## indigo
==> flow/design.v <==
`timescale 1 ns / 1 ps
module ame_sobel_filter #(
    parameter LINE_DATA_BITS = 7,
    parameter COMP_DATA_BITS = 8
) (
    input logic clk_i,
    input logic rst_n_i,
    input  logic comp_init_i,
    output logic comp_done_o,
    input logic [5:0] [LINE_DATA_BITS-1:0] line_data_i,
    output logic [3:0] [3:0] [COMP_DATA_BITS-1:0] comp_data_o
);
typedef enum logic [2:0] {
    IDLE   = 3'b000,
    COMP_1 = 3'b001,
    COMP_2 = 3'b010,
    COMP_3 = 3'b011,
    COMP_4 = 3'b100,
    COMP_5 = 3'b101,
    COMP_6 = 3'b110
} state_t;
state_t ctl_sta;
logic [5:0] [1:0] [COMP_DATA_BITS-1:0] line_data;
logic [3:0] [3:0] [COMP_DATA_BITS-1:0] comp_data;
typedef enum logic {
    DATA_1 = 1'b0,
    DATA_2 = 1'b1
} comp_data_t;
generate
    for (genvar i = 0; i < 6; i++) begin: comp_block
        assign line_data[i][DATA_1] = line_data_i[i];
        assign line_data[i][DATA_2] = line_data_i[i] << 1;
    end
endgenerate
logic comp_done;
assign comp_done_o = comp_done;
assign comp_data_o = comp_data;
always_ff @(posedge clk_i or negedge rst_n_i)
begin
    if (!rst_n_i) begin
        ctl_sta <= IDLE;
        comp_done <= 'b0;
        comp_data <= 'b0;
    end else begin
        case (ctl_sta)
            IDLE:
                ctl_sta <= comp_init_i ? COMP_1 : ctl_sta;
            COMP_1:
                ctl_sta <= COMP_2;
            COMP_2:
                ctl_sta <= COMP_3;
            COMP_3:
                ctl_sta <= COMP_4;
            COMP_4:
                ctl_sta <= COMP_5;
            COMP_5:
                ctl_sta <= COMP_6;
            COMP_6:
                ctl_sta <= comp_init_i ? COMP_1 : IDLE;
            default:
                ctl_sta <= IDLE;
        endcase
        comp_done <= (ctl_sta == COMP_6);
        case (ctl_sta)
            IDLE:
                comp_data <= 'b0;
            COMP_1: begin
                comp_data[0][0] <= - line_data[0][DATA_1] - line_data[1][DATA_2] - line_data[2][DATA_1];
                comp_data[1][0] <= - line_data[1][DATA_1] - line_data[2][DATA_2] - line_data[3][DATA_1];
                comp_data[2][0] <= - line_data[2][DATA_1] - line_data[3][DATA_2] - line_data[4][DATA_1];
                comp_data[3][0] <= - line_data[3][DATA_1] - line_data[4][DATA_2] - line_data[5][DATA_1];
            end
            COMP_2: begin
                comp_data[0][1] <= - line_data[0][DATA_1] - line_data[1][DATA_2] - line_data[2][DATA_1];
                comp_data[1][1] <= - line_data[1][DATA_1] - line_data[2][DATA_2] - line_data[3][DATA_1];
                comp_data[2][1] <= - line_data[2][DATA_1] - line_data[3][DATA_2] - line_data[4][DATA_1];
                comp_data[3][1] <= - line_data[3][DATA_1] - line_data[4][DATA_2] - line_data[5][DATA_1];
            end
            COMP_3: begin
                comp_data[0][0] <= comp_data[0][0] + line_data[0][DATA_1] + line_data[1][DATA_2] + line_data[2][DATA_1];
                comp_data[1][0] <= comp_data[1][0] + line_data[1][DATA_1] + line_data[2][DATA_2] + line_data[3][DATA_1];
                comp_data[2][0] <= comp_data[2][0] + line_data[2][DATA_1] + line_data[3][DATA_2] + line_data[4][DATA_1];
                comp_data[3][0] <= comp_data[3][0] + line_data[3][DATA_1] + line_data[4][DATA_2] + line_data[5][DATA_1];
                comp_data[0][2] <= - line_data[0][DATA_1] - line_data[1][DATA_2] - line_data[2][DATA_1];
                comp_data[1][2] <= - line_data[1][DATA_1] - line_data[2][DATA_2] - line_data[3][DATA_1];
                comp_data[2][2] <= - line_data[2][DATA_1] - line_data[3][DATA_2] - line_data[4][DATA_1];
                comp_data[3][2] <= - line_data[3][DATA_1] - line_data[4][DATA_2] - line_data[5][DATA_1];
            end
            COMP_4: begin
                comp_data[0][1] <= comp_data[0][1] + line_data[0][DATA_1] + line_data[1][DATA_2] + line_data[2][DATA_1];
                comp_data[1][1] <= comp_data[1][1] + line_data[1][DATA_1] + line_data[2][DATA_2] + line_data[3][DATA_1];
                comp_data[2][1] <= comp_data[2][1] + line_data[2][DATA_1] + line_data[3][DATA_2] + line_data[4][DATA_1];
                comp_data[3][1] <= comp_data[3][1] + line_data[3][DATA_1] + line_data[4][DATA_2] + line_data[5][DATA_1];
                comp_data[0][3] <= - line_data[0][DATA_1] - line_data[1][DATA_2] - line_data[2][DATA_1];
                comp_data[1][3] <= - line_data[1][DATA_1] - line_data[2][DATA_2] - line_data[3][DATA_1];
                comp_data[2][3] <= - line_data[2][DATA_1] - line_data[3][DATA_2] - line_data[4][DATA_1];
                comp_data[3][3] <= - line_data[3][DATA_1] - line_data[4][DATA_2] - line_data[5][DATA_1];
            end
            COMP_5: begin
                comp_data[0][2] <= comp_data[0][2] + line_data[0][DATA_1] + line_data[1][DATA_2] + line_data[2][DATA_1];
                comp_data[1][2] <= comp_data[1][2] + line_data[1][DATA_1] + line_data[2][DATA_2] + line_data[3][DATA_1];
                comp_data[2][2] <= comp_data[2][2] + line_data[2][DATA_1] + line_data[3][DATA_2] + line_data[4][DATA_1];
                comp_data[3][2] <= comp_data[3][2] + line_data[3][DATA_1] + line_data[4][DATA_2] + line_data[5][DATA_1];
            end
            COMP_6: begin
                comp_data[0][3] <= comp_data[0][3] + line_data[0][DATA_1] + line_data[1][DATA_2] + line_data[2][DATA_1];
                comp_data[1][3] <= comp_data[1][3] + line_data[1][DATA_1] + line_data[2][DATA_2] + line_data[3][DATA_1];
                comp_data[2][3] <= comp_data[2][3] + line_data[2][DATA_1] + line_data[3][DATA_2] + line_data[4][DATA_1];
                comp_data[3][3] <= comp_data[3][3] + line_data[3][DATA_1] + line_data[4][DATA_2] + line_data[5][DATA_1];
            end
            default:
                comp_data <= 'b0;
        endcase
    end
end
endmodule
make LEC_CHECK=0 CAP_MARGIN=40 CORE_MARGIN=2 CORE_UTILIZATION=70 CTS_CLUSTER_DIAMETER=49 CTS_CLUSTER_SIZE=32 SLEW_MARGIN=20 finish   # period 3.67 ns
run.sh (not shown) runs the stock make flow with config.mk's settings and CLKGATE_MAP_FILE=.
The flow completed for indigo, but it is not clean: the layout still shows setup timing.
[inputs] nickel vs indigo
--- a/flow/config.mk
+++ b/flow/config.mk
@@ -6,8 +6,7 @@
 export NUM_CORES = 4
 export LEC_CHECK = 0
-export CAP_MARGIN = 40
+export CAP_MARGIN = 20
 export CORE_MARGIN = 2
-export CORE_UTILIZATION = 70
-export CTS_CLUSTER_DIAMETER = 49
-export CTS_CLUSTER_SIZE = 32
+export CORE_UTILIZATION = 72
+export PLACE_DENSITY = 0.92
 export SLEW_MARGIN = 20
==> flow/constraint.sdc <==
create_clock -name core_clock -period 3.11 [get_ports {clk_i}]
set_input_delay 0.6220 -clock core_clock [delete_from_list [all_inputs] [get_ports {clk_i}]]
set_output_delay 0.6220 -clock core_clock [all_outputs]
set_load 0.01 [all_outputs]
[summary]
nickel vs indigo: placed cell count down slightly
Count of buffers inserted at the top-level ports: nickel vs indigo identical
The die of nickel is smaller than the one used in indigo.
clock tree synthesis: nickel exited with error
Worst-case setup slack after placement deteriorates in nickel relative to indigo.
Reported for indigo and nickel, simple-gate share of the synthesized area turned out identical to the last digit.
Input changes introduced in garnet (baseline for comparison: nickel):
--- a/flow/config.mk
+++ b/flow/config.mk
@@ -9,4 +9,4 @@
 export CORE_MARGIN = 2
 export CORE_UTILIZATION = 72
-export PLACE_DENSITY = 0.92
+export PLACE_DENSITY = 0.95
 export SLEW_MARGIN = 20
==> comparison <==
- As the logs show, garnet stopped at clock tree synthesis after a tool error, so it never reached the end of the flow.
- From nickel to garnet, mean area per synthesized cell did not move at all.
- garnet against nickel: instance count after placement with tap cells included lower, basic-gate share of the synthesized area counting and, or, nand and nor cells roughly the same.
- Side by side, post-placement cell area turned out lower in garnet than in nickel.
- Comparing nickel against garnet, there is no change at all in die area.
